== exp/umber ==
==> flow/design.v <==
module Decoder (
input  wire [1:0] IN ,
output reg  [3:0] OUT
);
always @(*)
  begin
  OUT = 4'b0000 ;
    case (IN)
     2'b00 : OUT = 4'b0001 ;
     2'b01 : OUT = 4'b0010 ;          
     2'b10 : OUT = 4'b0100 ;     
     2'b11 : OUT = 4'b1000 ;     
   endcase
 end 
 endmodule
module ARITHMETIC_UNIT 
#( parameter IN_DATA_WIDTH = 16,
             OUT_DATA_WIDTH = 16
)
(
input  wire [IN_DATA_WIDTH-1:0]   A   ,
input  wire [IN_DATA_WIDTH-1:0]   B   ,
input  wire [1:0]                 ALU_FUNC ,
input  wire                       CLK ,
input  wire                       Arith_enable ,
output reg                        Carry_OUT,
output reg [OUT_DATA_WIDTH-1:0]   Arith_OUT,
output reg                        Arith_Flag
);
reg [OUT_DATA_WIDTH-1:0]  Arith_OUT_comb  ;
reg                       Arith_Flag_comb ;
wire                      Carry_OUT_comb  ;
always @ (posedge CLK)
 begin 
   Arith_OUT <= Arith_OUT_comb ;
   Carry_OUT <= Carry_OUT_comb ;
   Arith_Flag <= Arith_Flag_comb ;
	end
always @ (*)
 begin 
    Arith_OUT_comb = 1'b0 ;
    Arith_Flag_comb = 1'b0 ;
	if(Arith_enable)
      case (ALU_FUNC)
      2'b00 : begin
              Arith_OUT_comb = A + B ;
              Arith_Flag_comb = 1'b1 ;              
		      end
      2'b01 : begin
              Arith_OUT_comb = A - B ;
              Arith_Flag_comb = 1'b1 ;           
		      end
      2'b10 : begin
              Arith_OUT_comb = A * B ;
              Arith_Flag_comb = 1'b1 ;           
		      end
      2'b11 : begin
              Arith_OUT_comb = (B == 0) ? {IN_DATA_WIDTH{1'b1}} : A / B ;   
              Arith_Flag_comb = 1'b1 ;           
		      end
      endcase
	else
	 begin
      Arith_OUT_comb = 'b0 ;
      Arith_Flag_comb = 1'b0 ;
     end
 end
assign Carry_OUT_comb = Arith_OUT_comb [IN_DATA_WIDTH] ;
 endmodule
module LOGIC_UNIT 
#( parameter IN_DATA_WIDTH = 16 ,
             OUT_DATA_WIDTH = 16
)
(
input  wire [IN_DATA_WIDTH-1:0]  A   ,
input  wire [IN_DATA_WIDTH-1:0]  B   ,
input  wire [1:0]                ALU_FUNC ,
input  wire                      CLK ,
input  wire                      Logic_enable ,
output reg [OUT_DATA_WIDTH-1:0]  Logic_OUT,
output reg                       Logic_Flag
);
reg [OUT_DATA_WIDTH-1:0]  Logic_OUT_comb  ;
reg                       Logic_Flag_comb ;
always @ (posedge CLK)
 begin 
   Logic_OUT  <= Logic_OUT_comb ;
   Logic_Flag <= Logic_Flag_comb ;
	end
always @ (*)
 begin 
    Logic_OUT_comb = 1'b0 ;
    Logic_Flag_comb = 1'b0 ;
	if(Logic_enable)
      case (ALU_FUNC)
      2'b00 : begin
              Logic_OUT_comb = A & B ;
              Logic_Flag_comb = 1'b1 ;              
		      end
      2'b01 : begin
              Logic_OUT_comb = A | B ;
              Logic_Flag_comb = 1'b1 ;           
		      end
      2'b10 : begin
              Logic_OUT_comb = ~(A & B) ;
              Logic_Flag_comb = 1'b1 ;           
		      end
      2'b11 : begin
              Logic_OUT_comb = ~(A | B) ;
              Logic_Flag_comb = 1'b1 ;           
		      end
      endcase
	else
	 begin
      Logic_OUT_comb = 1'b0 ;
      Logic_Flag_comb = 1'b0 ;
     end
 end
 endmodule
module SHIFT_UNIT 
#( parameter IN_DATA_WIDTH = 16 ,
             OUT_DATA_WIDTH = 16
)
(
input  wire [IN_DATA_WIDTH-1:0]  A   ,
input  wire [IN_DATA_WIDTH-1:0]  B   ,
input  wire [1:0]                ALU_FUNC ,
input  wire                      CLK ,
input  wire                      Shift_enable ,
output reg  [OUT_DATA_WIDTH-1:0] Shift_OUT,
output reg                       Shift_Flag
);
reg [OUT_DATA_WIDTH-1:0]  Shift_OUT_comb  ;
reg                       Shift_Flag_comb ;
always @ (posedge CLK)
 begin 
   Shift_OUT  <= Shift_OUT_comb ;
   Shift_Flag <= Shift_Flag_comb ;
	end
always @ (*)
 begin 
    Shift_OUT_comb = 1'b0 ;
    Shift_Flag_comb = 1'b0 ;
	if(Shift_enable)
      case (ALU_FUNC)
      2'b00 : begin
              Shift_OUT_comb = A >> 1  ;
              Shift_Flag_comb = 1'b1 ;              
		      end
      2'b01 : begin
              Shift_OUT_comb = A << 1 ;
              Shift_Flag_comb = 1'b1 ;           
		      end
      2'b10 : begin
              Shift_OUT_comb = B >> 1 ;
              Shift_Flag_comb = 1'b1 ;           
		      end
      2'b11 : begin
              Shift_OUT_comb = B << 1 ;
              Shift_Flag_comb = 1'b1 ;           
		      end
      endcase
	else
	 begin
      Shift_OUT_comb = 1'b0 ;
      Shift_Flag_comb = 1'b0 ;
     end
 end
 endmodule
module CMP_UNIT 
#( parameter IN_DATA_WIDTH  = 16,
             OUT_DATA_WIDTH = 16
)
(
input  wire [IN_DATA_WIDTH-1:0]   A   ,
input  wire [IN_DATA_WIDTH-1:0]   B   ,
input  wire [1:0]                 ALU_FUNC ,
input  wire                       CLK ,
input  wire                       CMP_enable ,
output reg  [OUT_DATA_WIDTH-1:0]  CMP_OUT ,
output reg                        CMP_Flag
);
reg [OUT_DATA_WIDTH-1:0]  CMP_OUT_comb  ;
reg                       CMP_Flag_comb ;
always @ (posedge CLK)
 begin 
   CMP_OUT  <= CMP_OUT_comb ;
   CMP_Flag <= CMP_Flag_comb ;
	end
always @ (*)
 begin 
    CMP_OUT_comb = 1'b0 ;
    CMP_Flag_comb = 1'b0 ;
	if(CMP_enable)
      case (ALU_FUNC)
      2'b00 : begin
              CMP_OUT_comb = 'b0  ;
              CMP_Flag_comb = 1'b1 ;              
		      end
      2'b01 : begin
              CMP_Flag_comb = 1'b1 ;  
              if (A==B)
                CMP_OUT_comb = 'b1;
              else
                CMP_OUT_comb = 'b0;			  
		      end
      2'b10 : begin
              CMP_Flag_comb = 1'b1 ;  
              if (A>B)
                CMP_OUT_comb = 'b10;
              else
                CMP_OUT_comb = 'b0;			  
		      end
      2'b11 : begin
              CMP_Flag_comb = 1'b1 ; 
              if (A<B)
                CMP_OUT_comb = 'b11;
              else
                CMP_OUT_comb = 'b0;			  
		      end
      endcase
	else
	 begin
      CMP_OUT_comb = 'b0 ;
      CMP_Flag_comb = 1'b0 ;
     end
 end
 endmodule
module ALU_TOP 
#( parameter OP_DATA_WIDTH = 16 ,
             Arith_OUT_WIDTH = OP_DATA_WIDTH + OP_DATA_WIDTH ,            
             Logic_OUT_WIDTH = OP_DATA_WIDTH ,
             Shift_OUT_WIDTH = OP_DATA_WIDTH ,
             CMP_OUT_WIDTH = 3 
)
(
input  wire [OP_DATA_WIDTH-1:0]    A   ,
input  wire [OP_DATA_WIDTH-1:0]    B   ,
input  wire [3:0]                  ALU_FUNC ,
input  wire                        CLK ,
output wire [Arith_OUT_WIDTH-1:0]  Arith_OUT,
output wire                        Carry_OUT,
output wire                        Arith_Flag,
output wire [Logic_OUT_WIDTH-1:0]  Logic_OUT,
output wire                        Logic_Flag,
output wire [Shift_OUT_WIDTH-1:0]  Shift_OUT,
output wire                        Shift_Flag,
output wire [CMP_OUT_WIDTH-1:0]    CMP_OUT,
output wire                        CMP_Flag
);
wire                  CMP_enable ;
wire                  Shift_enable ;
wire                  Logic_enable ;
wire                  Arith_enable ;
Decoder U0 (
.IN(ALU_FUNC[3:2]),
.OUT({Shift_enable,CMP_enable,Logic_enable,Arith_enable})
);
ARITHMETIC_UNIT # ( .IN_DATA_WIDTH(OP_DATA_WIDTH), .OUT_DATA_WIDTH(Arith_OUT_WIDTH)) U0_ARITHMETIC_UNIT (
.A(A),
.B(B),
.ALU_FUNC(ALU_FUNC[1:0]),
.CLK(CLK),
.Arith_enable(Arith_enable),
.Arith_OUT(Arith_OUT),
.Carry_OUT(Carry_OUT),
.Arith_Flag(Arith_Flag)
);
LOGIC_UNIT # ( .IN_DATA_WIDTH(OP_DATA_WIDTH), .OUT_DATA_WIDTH(Logic_OUT_WIDTH)) U0_LOGIC_UNIT (
.A(A),
.B(B),
.ALU_FUNC(ALU_FUNC[1:0]),
.CLK(CLK),
.Logic_enable(Logic_enable),
.Logic_OUT(Logic_OUT),
.Logic_Flag(Logic_Flag)
);
SHIFT_UNIT # ( .IN_DATA_WIDTH(OP_DATA_WIDTH), .OUT_DATA_WIDTH(Shift_OUT_WIDTH)) U0_SHIFT_UNIT (
.A(A),
.B(B),
.ALU_FUNC(ALU_FUNC[1:0]),
.CLK(CLK),
.Shift_enable(Shift_enable),
.Shift_OUT(Shift_OUT),
.Shift_Flag(Shift_Flag)
);
CMP_UNIT # ( .IN_DATA_WIDTH(OP_DATA_WIDTH), .OUT_DATA_WIDTH(CMP_OUT_WIDTH)) U0_CMP_UNIT (
.A(A),
.B(B),
.ALU_FUNC(ALU_FUNC[1:0]),
.CLK(CLK),
.CMP_enable(CMP_enable),
.CMP_OUT(CMP_OUT),
.CMP_Flag(CMP_Flag)
);
endmodule
clock: 105.0 ns
lec_check: 0
cap_margin: 20
core_aspect_ratio: 1.01
core_margin: 2
core_utilization: 61
cts_cluster_diameter: 333
cts_cluster_size: 100
gpl_routability_driven: 0
setup_slack_margin: -2.0
slew_margin: 20
tns_end_percent: 5
run.sh (not shown) runs the stock make flow with config.mk's settings and CLKGATE_MAP_FILE=.
Input-level comparison between exp/indigo and exp/umber:
- TNS_END_PERCENT no longer set, was 5
- CORE_ASPECT_RATIO no longer set, was 1.01
- SETUP_SLACK_MARGIN no longer set, was -2.0
- GPL_ROUTABILITY_DRIVEN no longer set, was 0
- CTS_CLUSTER_DIAMETER no longer set, was 333
- CORE_UTILIZATION now 40, was 61
- CTS_CLUSTER_SIZE no longer set, was 100
- the clock period (ns, I/O delays scaled along) now 122.0, was 105.0
[summary]
- exp/umber ran to completion and came out clean on the timing, design-rule and antenna checks.
- exp/indigo finished every stage and its layout cleared the timing, design-rule and antenna checks.
- Critical path startpoint: B[15] -> exp/umber, B[14] -> exp/indigo
- Per the comparison of exp/indigo with exp/umber, setup slack +4900 ps; overall routing resource usage -13 points; sequential share of layout area +0.18 points; routed length on met3 -2700 um.
- Delta (exp/indigo minus exp/umber): fill cell instance count of the final layout rose by 83%, number of well taps rose by 61%.
- Compared with exp/umber, die area in exp/indigo increased by more than half.
Input-level comparison between exp/tundra and exp/indigo:
- CORE_UTILIZATION now 57, was 40
- PLACE_DENSITY_LB_ADDON now 0.0, previously not set
- ABC_AREA now 1, previously not set
- the clock period (ns, I/O delays scaled along) now 142.0, was 122.0
[summary]
The higher non-clock inverter count in the final layout of exp/indigo and exp/tundra is in exp/tundra. Count of placed standard cells including taps up about 15% in exp/tundra wrt exp/indigo. Per the comparison of exp/tundra with exp/indigo, share of the core filled with cells in the final layout higher. Against exp/indigo as the reference, exp/tundra delivers a higher total length of routed met2 wires.
> inputs changed (exp/tundra -> exp/yarrow)
- changing CORE_UTILIZATION from 57 to 68
- setting MAX_ROUTING_LAYER to met4 for the first time
- removing ABC_AREA (formerly 1)
- removing PLACE_DENSITY_LB_ADDON (formerly 0.0)
- changing the clock period (ns, I/O delays scaled along) from 142.0 to 95.1
## What came out
- The final report for exp/yarrow shows a completed flow and a layout that fails verification, specifically negative setup slack.
- Of exp/tundra and exp/yarrow, the higher global routing met2 resource utilization belongs to exp/yarrow.
- The cell at the slowest stage of the critical path comes out or4_4 in one run and o211ai_1 in the other, namely in exp/yarrow and exp/tundra respectively.
- Sequential share of layout area (higher): exp/tundra
- Going from exp/tundra to exp/yarrow, post-route cell area picked up an extra about 9%; detailed-route wire length per cell picked up an extra 32%; headroom to the max-slew limit lost 15 points; basic-gate share of the synthesized area counting and, or, nand and nor cells lost 5.8 points.
- Delay contributed by the slowest stage of the critical path for exp/yarrow: 70 ps down relative to exp/tundra
- Compared with exp/tundra, exp/yarrow shows a higher detailed-route wire length.


## job 9814
Starts from the design.v that is shown in full above.
==> flow/config.mk <==
export PLATFORM = sky130hd
export DESIGN_NAME = ALU_TOP
export DESIGN_NICKNAME = ALU_TOP
export VERILOG_FILES = /design/flow/design.v
export SDC_FILE = /design/flow/constraint.sdc
export NUM_CORES = 4
export LEC_CHECK = 0
export CAP_MARGIN = 20
export CORE_MARGIN = 2
export CORE_UTILIZATION = 42
export SLEW_MARGIN = 20
==> flow/constraint.sdc <==
create_clock -name core_clock -period 102.0 [get_ports {CLK}]
set_input_delay 20.4000 -clock core_clock [delete_from_list [all_inputs] [get_ports {CLK}]]
set_output_delay 20.4000 -clock core_clock [all_outputs]
set_load 0.01 [all_outputs]
Inputs modified between job 9814 and job 6514:
--- a/flow/config.mk
+++ b/flow/config.mk
@@ -6,6 +6,8 @@
 export NUM_CORES = 4
 export LEC_CHECK = 0
-export CAP_MARGIN = 20
+export CAP_MARGIN = 0
 export CORE_MARGIN = 2
-export CORE_UTILIZATION = 42
+export CORE_UTILIZATION = 72
+export MAX_ROUTING_LAYER = met4
+export PLACE_DENSITY = 0.63
 export SLEW_MARGIN = 20
==> flow/constraint.sdc <==
create_clock -name core_clock -period 95.1 [get_ports {CLK}]
set_input_delay 19.0200 -clock core_clock [delete_from_list [all_inputs] [get_ports {CLK}]]
set_output_delay 19.0200 -clock core_clock [all_outputs]
set_load 0.01 [all_outputs]
--- outcome ---
- Multiplexer share of the synthesized area came out exactly the same in job 9814 and job 6514.
- Job 6514 terminated abnormally: 5_1_grt reported ODB-0269.
- Compare job 9814 and job 6514 | post-CTS setup repair buffer count lower: job 9814
- Synthesized chip area reported by yosys of job 6514 is on par with job 9814.
- Area of placed instances in job 6514 vs job 9814: up 670 µm²
- Changes observed in job 6514 relative to job 9814: post-detailed-placement half-perimeter wirelength now sits lower; die size -34000 µm²; per-instance average area after synthesis has remained practically unchanged; count of standard-cell rows shows a reduction of 25; clock sink count shows no meaningful change.
Inputs modified between job 6514 and job 9437:
--- a/flow/config.mk
+++ b/flow/config.mk
@@ -6,8 +6,9 @@
 export NUM_CORES = 4
 export LEC_CHECK = 0
-export CAP_MARGIN = 0
+export CAP_MARGIN = 20
 export CORE_MARGIN = 2
-export CORE_UTILIZATION = 72
+export CORE_UTILIZATION = 67
+export CTS_CLUSTER_DIAMETER = 354
+export CTS_CLUSTER_SIZE = 32
 export MAX_ROUTING_LAYER = met4
-export PLACE_DENSITY = 0.63
 export SLEW_MARGIN = 20
## What came out
- In job 9437 relative to job 6514, area of the placeable core had gone up by a little under 10%.
- On height of the die, the higher figure sits with job 9437, not job 6514.
- On unique cell type count in the Yosys netlist, job 6514 and job 9437 are basically level.
- Job 9437 ended with more die outline width than job 6514.
- In terms of aoi/oai-family share of the synthesized area, job 6514 and job 9437 differ only marginally.
- Comparing job 9437 against job 6514, there is no change at all in share of synthesized cell area in full adder, half adder and majority cells.
- Job 9437 against job 6514: post-place setup slack shows an increase of 420 ps, die area shows an increase of 7.3%, post-cts hold-fix buffer tally shows no meaningful change.
- Although it ran to completion, job 9437 produced a layout that fails the final checks because of negative setup slack.
Edits applied to the flow inputs when going from job 9437 to job 2016:
--- a/flow/config.mk
+++ b/flow/config.mk
@@ -6,7 +6,7 @@
 export NUM_CORES = 4
 export LEC_CHECK = 0
-export CAP_MARGIN = 20
+export CAP_MARGIN = 0
 export CORE_MARGIN = 2
-export CORE_UTILIZATION = 67
+export CORE_UTILIZATION = 70
 export CTS_CLUSTER_DIAMETER = 354
 export CTS_CLUSTER_SIZE = 32
==> flow/constraint.sdc <==
create_clock -name core_clock -period 92.6 [get_ports {CLK}]
set_input_delay 18.5200 -clock core_clock [delete_from_list [all_inputs] [get_ports {CLK}]]
set_output_delay 18.5200 -clock core_clock [all_outputs]
set_load 0.01 [all_outputs]
Job 2016 did not run to completion, as it errored out during 5_1_grt. Job 2016 vs job 9437, buffer count from post-CTS setup fixing went up by 250%. Area after synthesis: job 2016 vs job 9437 identical. Compared with job 9437, job 2016 degrades placed wire-length estimate.
Relative to job 2016, the following input files were edited for job 4995:
--- a/flow/config.mk
+++ b/flow/config.mk
@@ -6,9 +6,6 @@
 export NUM_CORES = 4
 export LEC_CHECK = 0
-export CAP_MARGIN = 0
+export CAP_MARGIN = 20
 export CORE_MARGIN = 2
-export CORE_UTILIZATION = 70
-export CTS_CLUSTER_DIAMETER = 354
-export CTS_CLUSTER_SIZE = 32
-export MAX_ROUTING_LAYER = met4
+export CORE_UTILIZATION = 40
 export SLEW_MARGIN = 20
==> flow/constraint.sdc <==
create_clock -name core_clock -period 102.0 [get_ports {CLK}]
set_input_delay 20.4000 -clock core_clock [delete_from_list [all_inputs] [get_ports {CLK}]]
set_output_delay 20.4000 -clock core_clock [all_outputs]
set_load 0.01 [all_outputs]
Results
Relative to job 2016, horizontal extent of the die has increased by about 30% in job 4995.
Against job 2016, site row count in job 4995 rose by more than a quarter.
Total die size: job 4995 vs job 2016 up 73%
Job 4995 completed every stage of the flow, and the final layout passed the timing, design-rule and antenna checks.
Initial core utilization (lower): job 4995
Going from job 2016 to job 4995, count of placed standard cells including taps shrinks by 185.
Reported for job 2016 and job 4995, number of distinct library cell variants in the gate-level netlist after synthesis turned out identical to the last digit.
Of job 4995 and job 2016, it is job 4995 that has the lower half-perimeter wire length of the detailed placement result.
Looking at post-CTS resize count, job 4995 sits below job 2016.
Delta (job 4995 minus job 2016): final RePlAce weighted congestion went down 9.3%; total setup buffers inserted after CTS -191.
Input changes introduced in job 3259 (baseline for comparison: job 4995):
--- a/flow/config.mk
+++ b/flow/config.mk
@@ -6,6 +6,10 @@
 export NUM_CORES = 4
 export LEC_CHECK = 0
-export CAP_MARGIN = 20
+export ABC_AREA = 1
+export CAP_MARGIN = 35
 export CORE_MARGIN = 2
 export CORE_UTILIZATION = 40
+export CTS_CLUSTER_DIAMETER = 288
+export GPL_TIMING_DRIVEN = 0
+export HOLD_SLACK_MARGIN = 0.2
 export SLEW_MARGIN = 20
==> flow/constraint.sdc <==
create_clock -name core_clock -period 105.0 [get_ports {CLK}]
set_input_delay 21.0000 -clock core_clock [delete_from_list [all_inputs] [get_ports {CLK}]]
set_output_delay 21.0000 -clock core_clock [all_outputs]
set_load 0.01 [all_outputs]
Notes after the runs:
- Compared with job 4995, job 3259 shows a higher final standard cell area without fillers.
- On job 3259: slew of the pin with the lowest slew margin is 230 ps lower than what job 4995 gave.
- Across both runs, utilization after layout was lower for job 3259 than for job 4995.
- When job 3259 is measured against job 4995, its overall fraction of global-route tracks in use turns out 2.1 points lower.
- Job 3259 vs job 4995 — synthesized instance count climbed by more than a quarter
- Synthesis-to-layout area growth, job 3259 and job 4995, lower one = job 3259.
- For the cell depth of the worst setup path, job 3259 came in 257 higher than job 4995 did.
